==> flow/design.v (excerpt) <==
module LMFE ( clk, reset, Din, in_en, busy, out_valid, Dout, mem_cen, mem_wen, mem_addr, mem_d, mem_q);
input   clk;
input   reset;
input   in_en;
output  busy;
output  out_valid;
input   [7:0]  Din;
output  [7:0]  Dout;
output  mem_cen;
output  mem_wen;
output  [9:0]  mem_addr;
output  [7:0]  mem_d;
input   [7:0]  mem_q;
wire [7:0] med_d_w;
wire med_en_w;
wire med_del_w;
wire newline_w;
control MainCT( .clk(clk), .rst(reset), .data_in(Din), .in_en(in_en), .busy(busy), .med_data(med_d_w), .med_en(med_en_w), .med_del(med_del_w), .cen(mem_cen), .wen(mem_wen), .addr(mem_addr), .memd(mem_d), .memq(mem_q), .out_valid(out_valid), .newline(newline_w));
insert_sort med(.clk(clk), .rst(reset) , .data_valid(med_en_w) , .data_in(med_d_w), .data_out(Dout), .del_valid(med_del_w), .newline(newline_w)); 
endmodule
clock: 7.5 ns
lec_check: 0
cap_margin: 20
cell_pad_in_sites_detail_placement: 2
core_margin: 7
core_utilization: 24
cts_cluster_diameter: 326
place_density_lb_addon: 0.26
setup_slack_margin: 2.07
slew_margin: 20
run.sh (not shown) runs the stock make flow with config.mk's settings and CLKGATE_MAP_FILE=.
Next try:
==> flow/config.mk (replaced) <==
export PLATFORM = sky130hd
export DESIGN_NAME = LMFE
export DESIGN_NICKNAME = LMFE
export VERILOG_FILES = /design/flow/design.v
export SDC_FILE = /design/flow/constraint.sdc
export NUM_CORES = 4
export LEC_CHECK = 0
export ABC_AREA = 1
export CAP_MARGIN = 20
export CORE_MARGIN = 2
export CORE_UTILIZATION = 72
export SLEW_MARGIN = 20
==> flow/constraint.sdc (replaced) <==
create_clock -name core_clock -period 5.38 [get_ports {clk}]
set_input_delay 1.0760 -clock core_clock [delete_from_list [all_inputs] [get_ports {clk}]]
set_output_delay 1.0760 -clock core_clock [all_outputs]
set_load 0.01 [all_outputs]
=>
- setup slack is worse by 1.7 ns
- sequential cell count stays the same
- wire length is lower by 15%
- non-clock buffer count shrinks by 8
- global-route usage rises by 26 points
- first-iteration DRC count grows by 140%
- clock skew fell by 0.027 ns
- synthesized cell count is higher by 18%
Next try:
--- a/flow/config.mk
+++ b/flow/config.mk
@@ -7,6 +7,5 @@
 export LEC_CHECK = 0
-export ABC_AREA = 1
 export CAP_MARGIN = 20
 export CORE_MARGIN = 2
-export CORE_UTILIZATION = 72
+export CORE_UTILIZATION = 40
 export SLEW_MARGIN = 20
==> flow/constraint.sdc (replaced) <==
create_clock -name core_clock -period 4.21 [get_ports {clk}]
set_input_delay 0.8420 -clock core_clock [delete_from_list [all_inputs] [get_ports {clk}]]
set_output_delay 0.8420 -clock core_clock [all_outputs]
set_load 0.01 [all_outputs]
The new run produced a clean layout.
Core utilization is lower by 33 points.
Die area goes up by 80%.
Via count is lower by 13%.
Final area is higher by 5.3%.
Next try:
--- a/flow/config.mk
+++ b/flow/config.mk
@@ -9,3 +9,3 @@
 export CORE_MARGIN = 2
-export CORE_UTILIZATION = 40
+export CORE_UTILIZATION = 65
 export SLEW_MARGIN = 20
==> flow/constraint.sdc (replaced) <==
create_clock -name core_clock -period 3.25 [get_ports {clk}]
set_input_delay 0.6500 -clock core_clock [delete_from_list [all_inputs] [get_ports {clk}]]
set_output_delay 0.6500 -clock core_clock [all_outputs]
set_load 0.01 [all_outputs]
Cell count goes down by a few percent.
Final area goes up slightly.
Count of clock-buffer cells in the layout falls by 5.
Next try:
--- a/flow/config.mk
+++ b/flow/config.mk
@@ -9,3 +9,3 @@
 export CORE_MARGIN = 2
-export CORE_UTILIZATION = 65
+export CORE_UTILIZATION = 40
 export SLEW_MARGIN = 20
==> flow/constraint.sdc (replaced) <==
create_clock -name core_clock -period 6.0 [get_ports {clk}]
set_input_delay 1.2000 -clock core_clock [delete_from_list [all_inputs] [get_ports {clk}]]
set_output_delay 1.2000 -clock core_clock [all_outputs]
set_load 0.01 [all_outputs]
=> Final cell count climbs by about 6%; wire length climbs by 0.94%; design area drops by 2.0%; die area climbs by 61%; register-to-register slack is better by 1.8 ns; core utilization drops by 29 points; count of clock-buffer cells in the layout climbs by 2; first-iteration DRC count drops by 19%; flip-flop count does not change; worst hold slack is better by 0.038 ns; synthesized area is unchanged.

* * *

Starting RTL as in the previous note.
make LEC_CHECK=0 ABC_AREA=1 CAP_MARGIN=25 CELL_PAD_IN_SITES_DETAIL_PLACEMENT=1 CELL_PAD_IN_SITES_GLOBAL_PLACEMENT=0 CORE_ASPECT_RATIO=1.28 CORE_MARGIN=9 CORE_UTILIZATION=42 CTS_CLUSTER_SIZE=54 GPL_ROUTABILITY_DRIVEN=0 HOLD_SLACK_MARGIN=0.23 MAX_ROUTING_LAYER=met4 MIN_ROUTING_LAYER=met1 PLACE_DENSITY_LB_ADDON=0.18 SETUP_SLACK_MARGIN=0.63 SLEW_MARGIN=10 finish   # period 2.64 ns
The first run stopped in global routing.
Next try:
ABC_AREA = default   (was 1)
CAP_MARGIN = 20   (was 25)
CELL_PAD_IN_SITES_DETAIL_PLACEMENT = default   (was 1)
CELL_PAD_IN_SITES_GLOBAL_PLACEMENT = default   (was 0)
CORE_ASPECT_RATIO = default   (was 1.28)
CORE_MARGIN = 2   (was 9)
CORE_UTILIZATION = 16   (was 42)
CTS_CLUSTER_SIZE = default   (was 54)
GPL_ROUTABILITY_DRIVEN = default   (was 0)
HOLD_SLACK_MARGIN = default   (was 0.23)
MAX_ROUTING_LAYER = default   (was met4)
MIN_ROUTING_LAYER = default   (was met1)
PLACE_DENSITY_LB_ADDON = default   (was 0.18)
SETUP_SLACK_MARGIN = default   (was 0.63)
SLEW_MARGIN = 20   (was 10)
clock period = 4.21 ns   (was 2.64 ns; I/O delays follow)
Now the flow completed without violations.
Die size rises by about 140%.
Synthesized area rises by about 1%.
Synthesized cell count falls by 15%.
Next try:
ABC_AREA = 1   (was default)
CORE_UTILIZATION = 70   (was 16)
CTS_CLUSTER_DIAMETER = 371   (was default)
clock period = 2.82 ns   (was 4.21 ns; I/O delays follow)
The new run reached the layout checks and failed them: negative setup slack; first-iteration DRC count went up by 79%; routed wire length went up by 9.5%; cell area went down by 0.42%; die size went down by 77%; clock skew went down by 0.013 ns; final cell count went down by 19%; critical path depth went up by 14; via count went up by 19%; worst hold slack loses 0.15 ns; clock-buffer cell count went up by 11.
Next try:
ABC_AREA = default   (was 1)
CAP_MARGIN = 15   (was 20)
CTS_CLUSTER_DIAMETER = 93   (was 371)
clock period = 2.91 ns   (was 2.82 ns; I/O delays follow)
Effect:
- The changed run finished but fails on negative setup slack
- wire length goes up by 2.9%
- cell area rises by 6.7%
- synthesized cell count is lower by 15%
- utilization came out higher by 4.2 points
- global-route usage decreases by 2.2 points
Next try:
ABC_AREA = 1   (was default)
CAP_MARGIN = 20   (was 15)
CORE_UTILIZATION = 66   (was 70)
CTS_CLUSTER_DIAMETER = default   (was 93)
CTS_CLUSTER_SIZE = 98   (was default)
clock period = 3.39 ns   (was 2.91 ns; I/O delays follow)
Result:
- Now the flow passed the timing, design-rule and antenna checks
- die size goes up by 5.0%
- routed wire length drops by 11%
- final area went down by 12%
- area after synthesis fell by 0.94%
- core utilization decreases by 14 points
- via count came out lower by 1.1%
- non-clock buffer count fell by 302
- maximum frequency goes up by 0.91%
- clock-buffer cell count drops by 13
- register-to-register slack is better by 0.51 ns
Next try:
ABC_AREA = default   (was 1)
CORE_UTILIZATION = 70   (was 66)
CTS_CLUSTER_SIZE = default   (was 98)
clock period = 3.5 ns   (was 3.39 ns; I/O delays follow)
Result:
- The changed run went through all stages and came out clean
- routed wire length is lower by a little under a tenth
- die size is lower by a few percent
- utilization is higher by 4.2 points
- global-route usage is lower by 0.18 points

* * *

run 1:
LMFE again, from the RTL that the note above started with.
Settings: LEC_CHECK=0, CAP_MARGIN=0, CELL_PAD_IN_SITES_DETAIL_PLACEMENT=1, CELL_PAD_IN_SITES_GLOBAL_PLACEMENT=2, CORE_ASPECT_RATIO=1.06, CORE_MARGIN=2, CORE_UTILIZATION=20, CTS_CLUSTER_DIAMETER=77, CTS_CLUSTER_SIZE=30, GPL_ROUTABILITY_DRIVEN=0, GPL_TIMING_DRIVEN=0, MAX_ROUTING_LAYER=met4, MIN_ROUTING_LAYER=met2, PLACE_DENSITY_LB_ADDON=0.28, SLEW_MARGIN=40; clock period 2.85 ns.
STATUS run=run 1 STAGES=ALL_DONE FINAL_CHECKS=FAILED CAUSE=negative setup slack
What run 2 does differently from run 1 at the input level:
Settings: removing CORE_ASPECT_RATIO (formerly 1.06); changing CORE_UTILIZATION from 20 to 40; changing PLACE_DENSITY_LB_ADDON from 0.28 to 0.15; removing CTS_CLUSTER_DIAMETER (formerly 77); changing SLEW_MARGIN from 40 to 20; removing CELL_PAD_IN_SITES_DETAIL_PLACEMENT (formerly 1); changing CELL_PAD_IN_SITES_GLOBAL_PLACEMENT from 2 to 3; changing CAP_MARGIN from 0 to 20; removing CTS_CLUSTER_SIZE (formerly 30); removing GPL_TIMING_DRIVEN (formerly 0); setting HOLD_SLACK_MARGIN to 0.23 for the first time; changing the clock period (ns, I/O delays scaled along) from 2.85 to 6.0.
[summary]
- Run 2 does better than run 1 on cell area.
- Largest incremental delay on the critical path | run 2 above run 1
- Run 2 ends up with higher floorplan utilization than run 1 does.
- Run 2 closes out successfully: all stages finished, all timing, DRC and antenna checks passed.
- Lower post-route fraction of the period consumed by the critical path was reported by run 2, not run 1.
- On run 2: flop share of the area is 5.3 points higher than what run 1 gave.
- In run 2 relative to run 1, top achievable clock speed had gone down by more than 10%.
- Compared with run 1, run 2 shows a higher setup slack.
> inputs changed (run 2 -> run 3)
Settings: swapping 3 for 0 in CELL_PAD_IN_SITES_GLOBAL_PLACEMENT; swapping 2 for 7 in CORE_MARGIN; swapping met2 for met1 in MIN_ROUTING_LAYER; putting ABC_AREA at 1 where nothing was set; putting CELL_PAD_IN_SITES_DETAIL_PLACEMENT at 2 where nothing was set; swapping 6.0 for 2.64 in the clock period (ns, I/O delays scaled along).
Run 3 terminated abnormally: global routing (5_1_grt) reported ODB-0269. Measured against each other, run 2 and run 3 differ in area reported by Yosys stat, the higher figure coming from run 2. Run 3 vs run 2: number of standard cells after synthesis up by more than 10%. Delta (run 3 minus run 2): number of buffers inserted during clock tree synthesis now larger, overall chip area now larger, post-DP HPWL now larger. The die width in run 3 was higher than what run 2 gave.

* * *

Starting RTL as in the previous note.
Settings: LEC_CHECK=0, CAP_MARGIN=20, CELL_PAD_IN_SITES_DETAIL_PLACEMENT=1, CORE_MARGIN=5, CORE_UTILIZATION=72, CTS_CLUSTER_DIAMETER=30, CTS_CLUSTER_SIZE=57, GPL_ROUTABILITY_DRIVEN=0, PLACE_DENSITY=0.93, SETUP_SLACK_MARGIN=0.7, SLEW_MARGIN=15, TNS_END_PERCENT=50; clock period 4.39 ns.
The first run failed in detailed placement (3_5_place_dp), error DPL-0033.
Rerun with:
CELL_PAD_IN_SITES_DETAIL_PLACEMENT = not set   (was 1)
CORE_MARGIN = 2   (was 5)
CORE_UTILIZATION = 68   (was 72)
CTS_CLUSTER_DIAMETER = not set   (was 30)
CTS_CLUSTER_SIZE = 45   (was 57)
GPL_ROUTABILITY_DRIVEN = not set   (was 0)
PLACE_DENSITY = not set   (was 0.93)
SETUP_SLACK_MARGIN = not set   (was 0.7)
SLEW_MARGIN = 20   (was 15)
TNS_END_PERCENT = not set   (was 50)
clock period = 4.88 ns   (was 4.39 ns; I/O delays follow)
With this change the flow ran to the end with no violations.
Area after synthesis stays the same.
Die area is higher by 0.55%.
Synthesized cell count is unchanged.
Rerun with:
CORE_UTILIZATION = 36   (was 68)
CTS_CLUSTER_SIZE = not set   (was 45)
clock period = 8.77 ns   (was 4.88 ns; I/O delays follow)
Result:
- global-route usage came out lower by 16 points
- register-to-register slack improved by 2.8 ns
- design area came out higher by 0.86%
- critical path depth came out higher by 8
- routed wire length came out higher by 4.4%
- synthesized cell count stays the same
- count of clock-buffer cells in the layout came out higher by 1
Rerun with:
CORE_UTILIZATION = 68   (was 36)
CTS_CLUSTER_DIAMETER = 270   (was not set)
CTS_CLUSTER_SIZE = 28   (was not set)
clock period = 3.25 ns   (was 8.77 ns; I/O delays follow)
Outcome: The new run completed without violations. Sequential share of layout area is about the same. Cell area barely changes. Setup slack is worse by 3.8 ns. Die size decreases by 47%. Via count came out higher by 3.8%. Worst hold slack gets better by 0.013 ns. Fmax went up by 54%.
Rerun with:
CORE_UTILIZATION = 72   (was 68)
PLACE_DENSITY_LB_ADDON = 0.19   (was not set)
SETUP_SLACK_MARGIN = -0.32   (was not set)
SLEW_MARGIN = 40   (was 20)
TNS_END_PERCENT = 5   (was not set)
Result: With this change the flow produced a layout that fails on setup timing; hold slack improved by 0.0085 ns; fmax goes down by a few percent; cell area is lower slightly; wire length shrinks by a few percent; count of clock-buffer cells in the layout stays the same; first-iteration DRC count is higher by roughly a tenth.
Rerun with:
CORE_UTILIZATION = 65   (was 72)
CTS_CLUSTER_DIAMETER = 30   (was 270)
CTS_CLUSTER_SIZE = 24   (was 28)
PLACE_DENSITY_LB_ADDON = not set   (was 0.19)
SETUP_SLACK_MARGIN = 0.85   (was -0.32)
SLEW_MARGIN = 20   (was 40)
TNS_END_PERCENT = not set   (was 5)
Effect: The changed run produced a clean layout; register-to-register slack gains 0.23 ns; wire length climbs by 22%; count of clock-buffer cells in the layout climbs by 135; synthesized cell count stays the same; die size climbs by 11%; hold slack loses 0.039 ns.

* * *

violet:
LMFE again, from the RTL that the note above started with.
Settings: LEC_CHECK=0, ABC_AREA=1, CAP_MARGIN=15, CORE_MARGIN=2, CORE_UTILIZATION=70, CTS_CLUSTER_DIAMETER=93, HOLD_SLACK_MARGIN=-0.1, SETUP_SLACK_MARGIN=0.19, SLEW_MARGIN=20; clock period 2.91 ns.
Completing all stages was not enough for violet: its layout failed the final checks because of negative setup slack.
Input-level comparison between raven and violet:
Settings: HOLD_SLACK_MARGIN no longer set, was -0.1; CTS_CLUSTER_DIAMETER now 377, was 93; CTS_CLUSTER_SIZE now 45, previously not set; SETUP_SLACK_MARGIN now 0.81, was 0.19; CAP_MARGIN now 0, was 15; the clock period (ns, I/O delays scaled along) now 3.36, was 2.91.
### Flow results
On number of port buffers, raven and violet are neck and neck.
Status(raven) = ERROR, stage = global routing (5_1_grt)
As far as chip width goes, violet and raven are indistinguishable; the numbers are identical.
CTS sink count came out exactly the same in raven and violet.
[raven vs violet] number of resized instances in the post-cts repair step: higher in raven
When raven is measured against violet, its sum of net half-perimeters after detailed placement turns out about 1.5% lower.
Setup fix buffers added after clock tree synthesis: raven vs violet up 440%
What quartz does differently from raven at the input level:
Settings: swapping 377 for 363 in CTS_CLUSTER_DIAMETER; clearing CTS_CLUSTER_SIZE, which used to be 45; swapping 0 for 15 in CAP_MARGIN; clearing SETUP_SLACK_MARGIN, which used to be 0.81; swapping 3.36 for 2.7 in the clock period (ns, I/O delays scaled along).
quartz: aborted in global routing (5_1_grt) (tool error)
Comparing quartz with raven, the total core area came out essentially unchanged.
As far as sequential area share after synthesis goes, quartz and raven are indistinguishable; the numbers are identical.
Re number of buffers added by the clock tree synthesis step: raven and quartz aren't equal, and the higher value belongs to quartz.
quartz vs raven, number of levels in the clock H-tree went up by 1.
Reported for raven and quartz, synthesis area per yosys turned out identical to the last digit.
The deepest clock path buffer count was comparable across raven and quartz.
Summary of quartz over raven: worst slack after detailed placement down 0.50 ns, cell count after placement up about 4%.
Diff raven..quartz | number of cell rows | unchanged
Summary — post-CTS setup buffer count, quartz relative to raven: lower, by about 80%.
On placement-stage cell area: quartz sits above raven.
Changes in xenon relative to quartz:
Settings: CTS_CLUSTER_DIAMETER changed from 363 to 93; HOLD_SLACK_MARGIN newly set to 0.3; the clock period (ns, I/O delays scaled along) changed from 2.7 to 3.29.
==> results <==
- xenon: flow completed, timing, DRC and antenna clean
- The last weighted congestion value of the routability-driven placer on xenon is in line with that on quartz.
- Worst slack at placement: xenon vs quartz up 0.44 ns
- Diff quartz..xenon | total number of clock tree sinks | unchanged
- Sort xenon and quartz by post-place instance area desc -> top: quartz
- Looking at xenon and quartz, the adder and majority cell fraction of the synthesized area is a wash.
- quartz has higher number of resized instances in the post-cts repair step than xenon.
- [compare] base=quartz new=xenon: sum of net half-perimeters after detailed placement lost 2.8 mm, mean instance size in the synthesized netlist did not really move, number of placed cells counting well taps went down, area fraction in mux cells closely matched the old numbers.
